Setup of run A:
// ex2_1
module ex2_1 (
	      input 		 clk, rst, validi,
	      input [31:0] 	 data_in,
	      output logic 	 valido, 
	      output logic [31:0] data_out
	      );
   enum 			 {S0, S1, S2} state, next;
   logic [31:0]  		 a1, a2, a3;
   logic [31:0]			 counter;
   always_ff @(posedge clk or posedge rst) begin
      if (rst) begin
	 data_out <= 32'b0;
	 valido <= 1'b0;
	 state = S0;
	 counter = 0;
	 a1 = 0;
	 a2 = 0;
	 a3 = 0;
      end
      else begin
	 case (state)
	   S0: begin
	      if (validi) 
		  	begin
		  		a1 = data_in;
		  		a2 += data_in;
		  		a3 *= data_in;
		  		data_out <= a2;
		 		if(counter > 2 && (counter % 3 == 0)) 
					begin
	 	 				valido <= 1'b1;
		 			end
		 		next = S1;
		 		counter += 1;
		  	end
		  else 
		  	begin
		 		next = S0;
		 		counter = 0;
				valido <= 1'b0;
	      	end
	   end
	   S1: begin
	      if (validi) 
		  	begin
		 		a1 *= data_in;
		 		a2 = data_in;
		 		a3 += data_in;
		 		data_out <= a3;
		 		if(counter > 2 && (counter % 3 == 1)) 
					begin
	 	 				valido <= 1'b1;
		 			end
		 		next = S2;
		 		counter += 1;
			end	      
		  else 
		  	begin
				next = S0;
				counter = 0;
				valido <= 1'b0;
		  	end
	   end
	   S2: begin
	      if (validi) 
		  	begin
		 		a1 += data_in;
		 		a2 *= data_in;
		 		a3 = data_in;
		 		data_out <= a1;
		 		if(counter % 3 == 2) 
					begin
		 				valido <= 1'b1;
		  			end
	      		next = S0;
  ...
clock: 7.69 ns
lec_check: 0
cap_margin: 15
core_margin: 2
core_utilization: 72
hold_slack_margin: 0.3
setup_slack_margin: -0.59
slew_margin: 20
run.sh (not shown) runs the stock make flow with config.mk's settings and CLKGATE_MAP_FILE=.
Although it ran to completion, run A produced a layout that fails the final checks because of negative setup slack.
Setup changes, run A to run B
- HOLD_SLACK_MARGIN removed (was 0.3)
- CORE_UTILIZATION changed from 72 to 71
- the clock period (ns, I/O delays scaled along) changed from 7.69 to 8.13
Findings:
Run B finished all stages; layout check result: FAIL, due to negative setup slack. Of the two values seen for start point of the critical path, data_in[4] was produced by run B and data_in[2] by run A. Per the comparison of run B with run A, clock skew decreased 9.7 ps, TritonCTS buffer count essentially unchanged, met3 routed wirelength decreased 1.4 mm, via count decreased 507.
## Diff of input files: run C against run B
- CORE_UTILIZATION changed from 71 to 72
- HOLD_SLACK_MARGIN newly set to -0.09
- the clock period (ns, I/O delays scaled along) changed from 8.13 to 7.69
Findings:
When the final numbers for run B and run C were put side by side, the path length in cells of the critical path turned out to be greater in run B. [flow] run C | stages: complete | final checks: fail | reason: negative setup slack. A capture point of the worst path of a1[13]$_DFFE_PP0P_ is what run B shows, while a2[31]$_DFFE_PP0P_ belongs to run C. Taking run B as the reference, in run C wire length of the first global-routing pass increased by about 3% relative to the old numbers, total length of routed met2 wires up 0.97%. Setup slack in run C is smaller than in run B. Sequential cell area share essentially unchanged between run B and run C. Post-route cell area essentially unchanged between run C and run B. Summary of run C over run B: share of the clock period used by the worst path after layout higher; hold slack has decreased.


Setup of rev 12:
Starting RTL as in the previous note.
make LEC_CHECK=0 CAP_MARGIN=15 CORE_MARGIN=2 CORE_UTILIZATION=71 HOLD_SLACK_MARGIN=-0.09 SETUP_SLACK_MARGIN=-0.59 SLEW_MARGIN=20 finish   # period 7.69 ns
Although it ran to completion, rev 12 produced a layout that fails the final checks because of negative setup slack.
Setup changes, rev 12 to rev 13
- CAP_MARGIN: 15 -> 20
- SETUP_SLACK_MARGIN: -0.59 -> unset
- HOLD_SLACK_MARGIN: -0.09 -> unset
- CORE_UTILIZATION: 71 -> 66
- the clock period (ns, I/O delays scaled along): 7.69 -> 13.6
[summary]
Of rev 12 and rev 13, just one finished clean: rev 13. To summarise rev 12: no stage aborted, but the layout did not pass its checks, failing on negative setup slack. Rev 12 → rev 13: post-synthesis to final-layout area growth lost 13 points; first-pass GRT wire length lost about 6.4%; total die area increased about 7.5%; final sequential cell count closely matched the old numbers. From rev 12 to rev 13 the numbers moved as follows: aggregate routed wire length now smaller, sequential cell area held.


ex2_1 again, from the RTL that the note above started with.
clock: 8.94 ns
lec_check: 0
cap_margin: 20
core_margin: 2
core_utilization: 72
cts_cluster_diameter: 353
cts_cluster_size: 21
max_routing_layer: met4
slew_margin: 20
tns_end_percent: 5
The baseline finished but failed the layout checks on negative setup slack.
Next try:
- CTS_CLUSTER_SIZE: 21 -> 79
Outcome: The changed run finished but failed the layout checks on negative setup slack; routed wire length is unchanged; cell area does not change; area after synthesis does not change; die size is unchanged; utilization does not change; count of clock-buffer cells in the layout stays the same; clock skew is unchanged; sequential share of layout area stays the same; worst hold slack does not change.
Next try:
- CORE_UTILIZATION: 72 -> 40
- CTS_CLUSTER_DIAMETER: 353 -> unset
- CTS_CLUSTER_SIZE: 79 -> unset
- MAX_ROUTING_LAYER: met4 -> unset
- TNS_END_PERCENT: 5 -> unset
- clock period: 8.94 -> 17.0 ns (I/O delays scaled with it)
What happened: The new run ran to the end with no violations. Clock-buffer cell count is unchanged. Wire length drops by a few percent. Via count drops by a few percent.
Next try:
- ABC_AREA: unset -> 1
- CORE_UTILIZATION: 40 -> 68
- CTS_CLUSTER_SIZE: unset -> 96
- PLACE_DENSITY: unset -> 0.39
- clock period: 17.0 -> 6.03 ns (I/O delays scaled with it)
What happened: With this change the flow completed, yet does not pass: negative setup slack. Global-route usage climbs by 26 points. Final area came out higher by 17%.


Setup of main:
Starting RTL as in the previous note.
clock: 8.13 ns
lec_check: 0
abc_area: 1
cap_margin: 15
cell_pad_in_sites_global_placement: 0
core_margin: 2
core_utilization: 72
cts_cluster_diameter: 214
hold_slack_margin: -0.05
min_routing_layer: met1
slew_margin: 20
tns_end_percent: 85
Completing all stages was not enough for main: its layout failed the final checks because of negative setup slack.
#### Input delta (the feature branch over main)
diff --git a/flow/config.mk b/flow/config.mk
--- a/flow/config.mk
+++ b/flow/config.mk
@@ -6,11 +6,9 @@
 export NUM_CORES = 4
 export LEC_CHECK = 0
-export ABC_AREA = 1
 export CAP_MARGIN = 15
 export CELL_PAD_IN_SITES_GLOBAL_PLACEMENT = 0
 export CORE_MARGIN = 2
-export CORE_UTILIZATION = 72
-export CTS_CLUSTER_DIAMETER = 214
-export HOLD_SLACK_MARGIN = -0.05
+export CORE_UTILIZATION = 70
+export CTS_CLUSTER_DIAMETER = 77
 export MIN_ROUTING_LAYER = met1
 export SLEW_MARGIN = 20
==> flow/constraint.sdc <==
create_clock -name core_clock -period 7.64 [get_ports {clk}]
set_input_delay 1.5280 -clock core_clock [delete_from_list [all_inputs] [get_ports {clk}]]
set_output_delay 1.5280 -clock core_clock [all_outputs]
set_load 0.01 [all_outputs]
## What came out
- The feature branch finished all stages; layout check result: FAIL, due to negative setup slack.
- Going from main to the feature branch, first-iteration DRC count went down 1399, count of placed standard cells in the final layout, fillers left out went down 4.2%, sequential share of layout area held.
- Compare main and the feature branch | die size lower: main
